==> job 6406: inputs <==
## sd_card_top
module sd_card_top
#(
	parameter  SPI_LOW_SPEED_DIV = 248,          
	parameter  SPI_HIGH_SPEED_DIV = 0            
)
(
	input            clk,
	input            rst,
	output           SD_nCS,                     
	output           SD_DCLK,                    
	output           SD_MOSI,                    
	input            SD_MISO,                    
	output           sd_init_done,               
	input            sd_sec_read,                
	input[31:0]      sd_sec_read_addr,           
	output[7:0]      sd_sec_read_data,           
	output           sd_sec_read_data_valid,     
	output           sd_sec_read_end,            
	input            sd_sec_write,               
	input[31:0]      sd_sec_write_addr,          
	input[7:0]       sd_sec_write_data,          
	output           sd_sec_write_data_req,      
	output           sd_sec_write_end            
);
clock: 4.77 ns
lec_check: 0
cap_margin: 0
core_margin: 2
core_utilization: 71
cts_cluster_diameter: 25
cts_cluster_size: 30
setup_slack_margin: 0.48
slew_margin: 20
tns_end_percent: 5
run.sh (not shown) runs the stock make flow with config.mk's settings and CLKGATE_MAP_FILE=.
==> job 5718 (differences from job 6406) <==
- CAP_MARGIN: 0 -> 20
- CORE_UTILIZATION: 71 -> 48
- CTS_CLUSTER_DIAMETER: 25 -> default
- CTS_CLUSTER_SIZE: 30 -> default
- SETUP_SLACK_MARGIN: 0.48 -> default
- TNS_END_PERCENT: 5 -> default
==> flow/constraint.sdc (replaced) <==
create_clock -name core_clock -period 3.58 [get_ports {clk}]
set_input_delay 0.7160 -clock core_clock [delete_from_list [all_inputs] [get_ports {clk}]]
set_output_delay 0.7160 -clock core_clock [all_outputs]
set_load 0.01 [all_outputs]
==> job 6892 (differences from job 6406) <==
- ABC_AREA: default -> 0
- CAP_MARGIN: 0 -> 20
- CORE_UTILIZATION: 71 -> 70
- CTS_CLUSTER_DIAMETER: 25 -> 205
- CTS_CLUSTER_SIZE: 30 -> 15
- SETUP_SLACK_MARGIN: 0.48 -> 0.3
- TNS_END_PERCENT: 5 -> default
==> flow/constraint.sdc (replaced) <==
create_clock -name core_clock -period 2.24 [get_ports {clk}]
set_input_delay 0.4480 -clock core_clock [delete_from_list [all_inputs] [get_ports {clk}]]
set_output_delay 0.4480 -clock core_clock [all_outputs]
set_load 0.01 [all_outputs]
==> job 8330 (differences from job 6406) <==
- CAP_MARGIN: 0 -> 20
- CORE_UTILIZATION: 71 -> 32
- CTS_CLUSTER_DIAMETER: 25 -> default
- CTS_CLUSTER_SIZE: 30 -> 73
- PLACE_DENSITY_LB_ADDON: default -> 0.22
- SETUP_SLACK_MARGIN: 0.48 -> 0.65
- TNS_END_PERCENT: 5 -> default
==> flow/constraint.sdc (replaced) <==
create_clock -name core_clock -period 4.18 [get_ports {clk}]
set_input_delay 0.8360 -clock core_clock [delete_from_list [all_inputs] [get_ports {clk}]]
set_output_delay 0.8360 -clock core_clock [all_outputs]
set_load 0.01 [all_outputs]
==> summary of the runs <==
Job 6892 produced a layout that fails on negative setup slack. Job 8330 completed without violations. Job 6406 passed the timing, DRC and antenna checks. Job 5718 ran to the end with no violations. Of job 8330 and job 5718, job 5718 has the higher sequential power (gap about 14%, measured against job 5718). Sequential share of layout area, highest first: job 5718, job 8330, job 6406, job 6892. Clock skew, lowest first: job 8330, job 5718, job 6892, job 6406. The highest die area belongs to job 8330, the lowest to job 6406. Between job 6892 and job 6406, the lower total power is in job 6406 (gap 37%, measured against job 6406). In job 6892 the register-to-register slack is worse than in job 5718, by 0.90 ns.

==> inputs of v7 <==
sd_card_top again, from the RTL that the note above started with.
export LEC_CHECK = 0
export ABC_AREA = 1
export CAP_MARGIN = 0
export CORE_MARGIN = 2
export CORE_UTILIZATION = 72
export CTS_CLUSTER_DIAMETER = 400
export CTS_CLUSTER_SIZE = 10
export PLACE_DENSITY_LB_ADDON = 0.01
export SETUP_SLACK_MARGIN = -0.04
export SLEW_MARGIN = 20
create_clock -name core_clock -period 2.05 [get_ports {clk}]
==> v14 (differences from v7) <==
ABC_AREA = default   (was 1)
CAP_MARGIN = 20   (was 0)
CORE_UTILIZATION = 71   (was 72)
CTS_CLUSTER_DIAMETER = 25   (was 400)
CTS_CLUSTER_SIZE = 30   (was 10)
PLACE_DENSITY_LB_ADDON = default   (was 0.01)
SETUP_SLACK_MARGIN = 0.48   (was -0.04)
==> flow/constraint.sdc (replaced) <==
create_clock -name core_clock -period 4.77 [get_ports {clk}]
set_input_delay 0.9540 -clock core_clock [delete_from_list [all_inputs] [get_ports {clk}]]
set_output_delay 0.9540 -clock core_clock [all_outputs]
set_load 0.01 [all_outputs]
==> results <==
Combinational power: v14 is smaller than v7 (82%).
Non-clock buffer count: v7 is higher than v14 (47).
Of v14 and v7, v14 has the higher count of clock-buffer cells in the layout (gap 28).
Of v7 and v14, v7 has the higher clock power (gap about 20%, measured against v14).
Of v7 and v14, v7 has the higher sequential share of layout area (gap 0.58 points).
v7 produced a layout that fails on negative setup slack. v14 ran to the end with no violations.
Between v14 and v7, the lower cell count is in v14 (gap about 12%, measured against v7).
In flip-flop count, v7 and v14 do not differ.
Of v7 and v14, v7 has the higher power (gap about 80%, measured against v14).

==> build 10: inputs <==
Starting RTL as in the previous note.
clock: 2.0 ns
lec_check: 0
abc_area: 0
cap_margin: 20
core_margin: 2
core_utilization: 72
cts_cluster_diameter: 356
cts_cluster_size: 32
place_density: 0.95
setup_slack_margin: -0.21
slew_margin: 20
==> trial 88 (differences from build 10) <==
- ABC_AREA: 0 -> default
- CORE_UTILIZATION: 72 -> 70
- CTS_CLUSTER_DIAMETER: 356 -> default
- CTS_CLUSTER_SIZE: 32 -> default
- PLACE_DENSITY: 0.95 -> default
==> flow/constraint.sdc (replaced) <==
create_clock -name core_clock -period 2.14 [get_ports {clk}]
set_input_delay 0.4280 -clock core_clock [delete_from_list [all_inputs] [get_ports {clk}]]
set_output_delay 0.4280 -clock core_clock [all_outputs]
set_load 0.01 [all_outputs]
==> build 52 (differences from build 10) <==
- ABC_AREA: 0 -> 1
- CORE_UTILIZATION: 72 -> 70
- CTS_CLUSTER_DIAMETER: 356 -> 205
- CTS_CLUSTER_SIZE: 32 -> 15
- PLACE_DENSITY: 0.95 -> default
- SETUP_SLACK_MARGIN: -0.21 -> default
==> flow/constraint.sdc (replaced) <==
create_clock -name core_clock -period 2.24 [get_ports {clk}]
set_input_delay 0.4480 -clock core_clock [delete_from_list [all_inputs] [get_ports {clk}]]
set_output_delay 0.4480 -clock core_clock [all_outputs]
set_load 0.01 [all_outputs]
==> out/metrics.csv <==
stage,metric,value,unit
logic_synthesis,Synth Seq Share,51.1,%
floorplanning,die x size,123,µm
logic_synthesis,"Compound Share, Synth",14.0,%
logic_synthesis,Synth Instances,1192,
placement,worst slack at placement,0.218,ns
status,status,no timing/DRC/antenna violations,
placement,Placer Congestion,1.00,
logic_synthesis,ys cells,1192,
floorplanning,Core Rows,43,
logic_synthesis,Distinct lib cells used,54,
logic_synthesis,synthesized cell area,0.00986,mm²
logic_synthesis,adder share,1.40,%
floorplanning,Floorplan Utilization,71.3,%
logic_synthesis,syn nets,1280,
clocking,CTS resizes,0,
# the run above: build 52

==> out/metrics.csv <==
stage,metric,value,unit
logic_synthesis,Distinct lib cells used,68,
status,Exit stage,5_1_grt,
logic_synthesis,"Compound Share, Synth",13.6,%
placement,Placer Congestion,1.09,
logic_synthesis,syn nets,1109,
logic_synthesis,Synth Instances,1021,
logic_synthesis,adder share,1.42,%
status,status,aborted with a tool error,
floorplanning,Floorplan Utilization,73.4,%
logic_synthesis,ys cells,1021,
# the run above: build 10

==> out/metrics.csv <==
stage,metric,value,unit
status,status,finished with violations,
logic_synthesis,Synth Seq Share,52.1,%
status,layout check faults,setup timing,
final_timing,Final setup viols,22,
floorplanning,Core Rows,42,
logic_synthesis,synthesized cell area,0.00968,mm²
logic_synthesis,adder share,1.42,%
logic_synthesis,"Compound Share, Synth",13.6,%
floorplanning,die x size,122,µm
final_timing,setup ws final,-0.213,ns
logic_synthesis,Synth Instances,1021,
logic_synthesis,ys cells,1021,
placement,Placer Congestion,0.952,
logic_synthesis,syn nets,1109,
# the run above: trial 88


==> build 75 <==
sd_card_top again, from the RTL that the note above started with.
export LEC_CHECK = 0
export ABC_AREA = 0
export CAP_MARGIN = 20
export CELL_PAD_IN_SITES_GLOBAL_PLACEMENT = 1
export CORE_ASPECT_RATIO = 1.35
export CORE_MARGIN = 2
export CORE_UTILIZATION = 39
export CTS_CLUSTER_SIZE = 14
export PLACE_DENSITY_LB_ADDON = 0.18
export SLEW_MARGIN = 30
export TNS_END_PERCENT = 25
create_clock -name core_clock -period 4.28 [get_ports {clk}]
==> inputs of trial 10, as changes to build 75 <==
--- a/flow/config.mk
+++ b/flow/config.mk
@@ -9,9 +9,10 @@
 export CAP_MARGIN = 20
-export CELL_PAD_IN_SITES_GLOBAL_PLACEMENT = 1
+export CELL_PAD_IN_SITES_GLOBAL_PLACEMENT = 0
 export CORE_ASPECT_RATIO = 1.35
 export CORE_MARGIN = 2
-export CORE_UTILIZATION = 39
+export CORE_UTILIZATION = 72
 export CTS_CLUSTER_SIZE = 14
-export PLACE_DENSITY_LB_ADDON = 0.18
+export PLACE_DENSITY = 0.35
+export SETUP_SLACK_MARGIN = -0.19
 export SLEW_MARGIN = 30
-export TNS_END_PERCENT = 25
+export TNS_END_PERCENT = 95
==> flow/constraint.sdc (replaced) <==
create_clock -name core_clock -period 2.21 [get_ports {clk}]
set_input_delay 0.4420 -clock core_clock [delete_from_list [all_inputs] [get_ports {clk}]]
set_output_delay 0.4420 -clock core_clock [all_outputs]
set_load 0.01 [all_outputs]
==> notes <==
Trial 10 ran to the end with violations: negative setup slack. Build 75 went through all stages and came out clean.
Hold slack: trial 10 is worse than build 75 (0.19 ns).
In build 75 the sequential power is lower than in trial 10, by 48%.
Between trial 10 and build 75, the lower count of clock-buffer cells in the layout is in build 75 (gap 2).
Against trial 10, the fmax of build 75 is smaller by 28%.

==> inputs of job 6861 <==
sd_card_top again, from the RTL that the note above started with.
==> flow/design.v (excerpt) <==
module sd_card_top
#(
	parameter  SPI_LOW_SPEED_DIV = 248,          
	parameter  SPI_HIGH_SPEED_DIV = 0            
)
(
	input            clk,
	input            rst,
	output           SD_nCS,                     
	output           SD_DCLK,                    
	output           SD_MOSI,                    
	input            SD_MISO,                    
	output           sd_init_done,               
	input            sd_sec_read,                
	input[31:0]      sd_sec_read_addr,           
	output[7:0]      sd_sec_read_data,           
	output           sd_sec_read_data_valid,     
	output           sd_sec_read_end,            
	input            sd_sec_write,               
	input[31:0]      sd_sec_write_addr,          
	input[7:0]       sd_sec_write_data,          
	output           sd_sec_write_data_req,      
	output           sd_sec_write_end            
);
make LEC_CHECK=0 ABC_AREA=1 CAP_MARGIN=30 CELL_PAD_IN_SITES_DETAIL_PLACEMENT=1 CORE_MARGIN=9 CORE_UTILIZATION=40 CTS_CLUSTER_SIZE=23 GPL_TIMING_DRIVEN=0 SETUP_SLACK_MARGIN=0.77 SLEW_MARGIN=20 TNS_END_PERCENT=55 finish   # period 3.35 ns
==> job 4994: changes against job 6861 <==
Settings changed: ABC_AREA 1 to default, CAP_MARGIN 30 to 20, CELL_PAD_IN_SITES_DETAIL_PLACEMENT 1 to default, CORE_MARGIN 9 to 2, CTS_CLUSTER_SIZE 23 to default, GPL_TIMING_DRIVEN 0 to default, SETUP_SLACK_MARGIN 0.77 to 0.38, TNS_END_PERCENT 55 to default.
==> flow/constraint.sdc (replaced) <==
create_clock -name core_clock -period 3.58 [get_ports {clk}]
set_input_delay 0.7160 -clock core_clock [delete_from_list [all_inputs] [get_ports {clk}]]
set_output_delay 0.7160 -clock core_clock [all_outputs]
set_load 0.01 [all_outputs]
==> job 2557: changes against job 6861 <==
Settings changed: ABC_AREA 1 to 0, CAP_MARGIN 30 to 20, CELL_PAD_IN_SITES_DETAIL_PLACEMENT 1 to default, CORE_MARGIN 9 to 2, CORE_UTILIZATION 40 to 72, CTS_CLUSTER_DIAMETER from default to 205, CTS_CLUSTER_SIZE 23 to 15, GPL_TIMING_DRIVEN 0 to default, SETUP_SLACK_MARGIN 0.77 to 0.45, TNS_END_PERCENT 55 to default.
==> flow/constraint.sdc (replaced) <==
create_clock -name core_clock -period 2.24 [get_ports {clk}]
set_input_delay 0.4480 -clock core_clock [delete_from_list [all_inputs] [get_ports {clk}]]
set_output_delay 0.4480 -clock core_clock [all_outputs]
set_load 0.01 [all_outputs]
==> comparison table <==
|  | job 4994 | job 2557 | job 6861 |
|---|---|---|---|
| Leakage dissipation | 5.19 nW | - | 5.37 nW |
| OpenROAD warnings | 33 | - | 33 |
| Post-DR wirelength/cell | 16.3 µm | - | 17.3 µm |
| Critical Path Start Type | flip-flop | - | flip-flop |
| Placement-stage cell area | 10900 µm² | 11500 µm² | 11300 µm² |
| Final hold viol count | 0 | - | 0 |
| Internal power contribution | 4.08 mW | - | 4.02 mW |
| HP Class | reg2reg | - | reg2reg |
| Worst slew slack as a fraction of its limit | 31.9% | - | 58.4% |
| Share of the core filled by cells before placement | 41.0% | 73.4% | 40.7% |
| Final-report setup violation count | 0 | - | 0 |
| Clock Power | 2.69 mW | - | 2.31 mW |
| Skew-Pair Late Insertion Delay | 530 ps | - | 520 ps |
| ANT cells | 0 | - | 0 |
| Most numerous cell in the Yosys netlist | sky130_fd_sc_hd__dfrtp_1 | sky130_fd_sc_hd__dfrtp_1 | sky130_fd_sc_hd__nand2_1 |
| Seq power | 2.28 mW | - | 2.61 mW |
| Share of final layout cell area taken by non-clock buffers | 8.95% | - | 10.4% |
| Chip Height | 160 µm | 120 µm | 175 µm |
| Proportion of cell area spent on the clock network | 7.58% | - | 5.55% |
| Slowest cell delay on critical path | 470 ps | - | 530 ps |
| Final core utilization | 50.2% | - | 49.5% |
| Result of the run | finished clean | stopped before the end | finished clean |
| Stage where the flow stopped | - | global routing | - |
| # fillers | 2255 | - | 2918 |
| Well Taps | 319 | - | 324 |
| Area taken by multi-input logic gates | 4320 µm² | - | 4090 µm² |
Power figures rest on the tool's default switching activity, not on a simulated workload.
